==> inputs of nickel <==
## hdmi
module hdmi
#(parameter FREQ=25200000, FS=48000, CTS=25200, N=6144)
 (
   input        I_CLK_PIXEL,
   input        I_RESET,      
   input [7:0]  I_R,
   input [7:0]  I_G,
   input [7:0]  I_B,
   input        I_BLANK,
   input        I_HSYNC,
   input        I_VSYNC,
   input        I_ASPECT_169,
   input        I_AUDIO_ENABLE,
   input [15:0] I_AUDIO_PCM_L,
   input [15:0] I_AUDIO_PCM_R,
   output [9:0] O_RED,    
   output [9:0] O_GREEN,  
   output [9:0] O_BLUE    
);
clock: 5.0 ns
lec_check: 0
abc_area: 0
cap_margin: 5
core_margin: 2
core_utilization: 72
cts_cluster_size: 27
hold_slack_margin: 0.29
place_density_lb_addon: 0.0
setup_slack_margin: 1.27
slew_margin: 40
run.sh (not shown) runs the stock make flow with config.mk's settings and CLKGATE_MAP_FILE=.
==> inputs of amber, as changes to nickel <==
- ABC_AREA: 0 -> default
- CAP_MARGIN: 5 -> 0
- CELL_PAD_IN_SITES_DETAIL_PLACEMENT: default -> 1
- CORE_UTILIZATION: 72 -> 16
- CTS_CLUSTER_DIAMETER: default -> 89
- CTS_CLUSTER_SIZE: 27 -> default
- GPL_ROUTABILITY_DRIVEN: default -> 1
- GPL_TIMING_DRIVEN: default -> 0
- HOLD_SLACK_MARGIN: 0.29 -> default
- MAX_ROUTING_LAYER: default -> met5
- MIN_ROUTING_LAYER: default -> met1
- PLACE_DENSITY: default -> 0.67
- PLACE_DENSITY_LB_ADDON: 0.0 -> default
- SETUP_SLACK_MARGIN: 1.27 -> 3.41
- SLEW_MARGIN: 40 -> 20
==> flow/constraint.sdc (replaced) <==
create_clock -name core_clock -period 14.3 [get_ports {I_CLK_PIXEL}]
set_input_delay 2.8600 -clock core_clock [delete_from_list [all_inputs] [get_ports {I_CLK_PIXEL}]]
set_output_delay 2.8600 -clock core_clock [all_outputs]
set_load 0.01 [all_outputs]
==> inputs of ember, as changes to nickel <==
- ABC_AREA: 0 -> 1
- CTS_CLUSTER_SIZE: 27 -> 94
- HOLD_SLACK_MARGIN: 0.29 -> default
- PLACE_DENSITY: default -> 0.43
- PLACE_DENSITY_LB_ADDON: 0.0 -> default
- SETUP_SLACK_MARGIN: 1.27 -> default
- SLEW_MARGIN: 40 -> 20
- TNS_END_PERCENT: default -> 20
==> flow/constraint.sdc (replaced) <==
create_clock -name core_clock -period 4.92 [get_ports {I_CLK_PIXEL}]
set_input_delay 0.9840 -clock core_clock [delete_from_list [all_inputs] [get_ports {I_CLK_PIXEL}]]
set_output_delay 0.9840 -clock core_clock [all_outputs]
set_load 0.01 [all_outputs]
==> qor summary <==
item	ember	nickel	amber
Sequential portion of the cell area	47.41%	47.09%	45.59%
Status	failed layout checks	failed layout checks	complete, no violations
Violated checks	negative setup slack	negative setup slack	-
Unrepaired setup endpoints after global routing	true	true	false
Wire length of the first global-routing pass	155,200 um	161,400 um	189,600 um
Clock Pin Slew Worst Setup and Hold Paths	0.06 ns	0.08 ns	0.08 ns
Share of total power in the clock network	24.1%	20.3%	26.6%
Horiz. Die Dim	248.0 um	247.2 um	520.0 um
Total of clock buffers placed in the layout	152	157	137
Critical Path Fanout Max	4	4	10
Synthesis area per yosys	42,860 um^2	42,590 um^2	42,590 um^2
Power consumed by combinational cells	15,400 uW	22,700 uW	4640 uW
Register share of total power	30.6%	25.3%	32.7%
Share of power burned in combinational logic	45.3%	54.4%	40.7%
Final total negative setup slack	-74.53 ns	-103.36 ns	0 ns
Count of buffers added by post-CTS timing repair for setup	12	27	0
Required time of the critical path	5.32 ns	5.42 ns	14.91 ns

* * *

==> maple <==
hdmi again, from the RTL that the note above started with.
make LEC_CHECK=0 ABC_AREA=1 CAP_MARGIN=5 CELL_PAD_IN_SITES_DETAIL_PLACEMENT=0 CORE_MARGIN=2 CORE_UTILIZATION=72 CTS_CLUSTER_DIAMETER=214 CTS_CLUSTER_SIZE=16 GPL_TIMING_DRIVEN=1 MAX_ROUTING_LAYER=met5 MIN_ROUTING_LAYER=met1 PLACE_DENSITY_LB_ADDON=0.01 SETUP_SLACK_MARGIN=1.44 SLEW_MARGIN=30 TNS_END_PERCENT=10 finish   # period 5.01 ns
==> inputs of violet, as changes to maple <==
==> flow/config.mk (replaced) <==
export PLATFORM = sky130hd
export DESIGN_NAME = hdmi
export DESIGN_NICKNAME = hdmi
export VERILOG_FILES = /design/flow/design.v
export SDC_FILE = /design/flow/constraint.sdc
export NUM_CORES = 4
export LEC_CHECK = 0
export ABC_AREA = 1
export CAP_MARGIN = 20
export CORE_MARGIN = 2
export CORE_UTILIZATION = 40
export CTS_CLUSTER_DIAMETER = 229
export MAX_ROUTING_LAYER = met5
export MIN_ROUTING_LAYER = met2
export SLEW_MARGIN = 20
==> flow/constraint.sdc (replaced) <==
create_clock -name core_clock -period 10.0 [get_ports {I_CLK_PIXEL}]
set_input_delay 2.0000 -clock core_clock [delete_from_list [all_inputs] [get_ports {I_CLK_PIXEL}]]
set_output_delay 2.0000 -clock core_clock [all_outputs]
set_load 0.01 [all_outputs]
==> inputs of fjord, as changes to maple <==
==> flow/config.mk (replaced) <==
export PLATFORM = sky130hd
export DESIGN_NAME = hdmi
export DESIGN_NICKNAME = hdmi
export VERILOG_FILES = /design/flow/design.v
export SDC_FILE = /design/flow/constraint.sdc
export NUM_CORES = 4
export LEC_CHECK = 0
export CAP_MARGIN = 20
export CORE_MARGIN = 2
export CORE_UTILIZATION = 21
export SLEW_MARGIN = 20
==> flow/constraint.sdc (replaced) <==
create_clock -name core_clock -period 10.9 [get_ports {I_CLK_PIXEL}]
set_input_delay 2.1800 -clock core_clock [delete_from_list [all_inputs] [get_ports {I_CLK_PIXEL}]]
set_output_delay 2.1800 -clock core_clock [all_outputs]
set_load 0.01 [all_outputs]
==> notes <==
- Clock-buffer cell count, lowest first: maple, fjord, violet.
- violet completed, yet does not pass: design-rule violations. maple finished but fails on negative setup slack. fjord passed the timing, design-rule and antenna checks.
- In sequential cell count, maple and fjord do not differ.
- In maple the final cell count is smaller than in fjord, by 20%.
- Of fjord and maple, fjord has the higher clock skew (gap 46 ps).
Power and IR drop assume default switching activity.
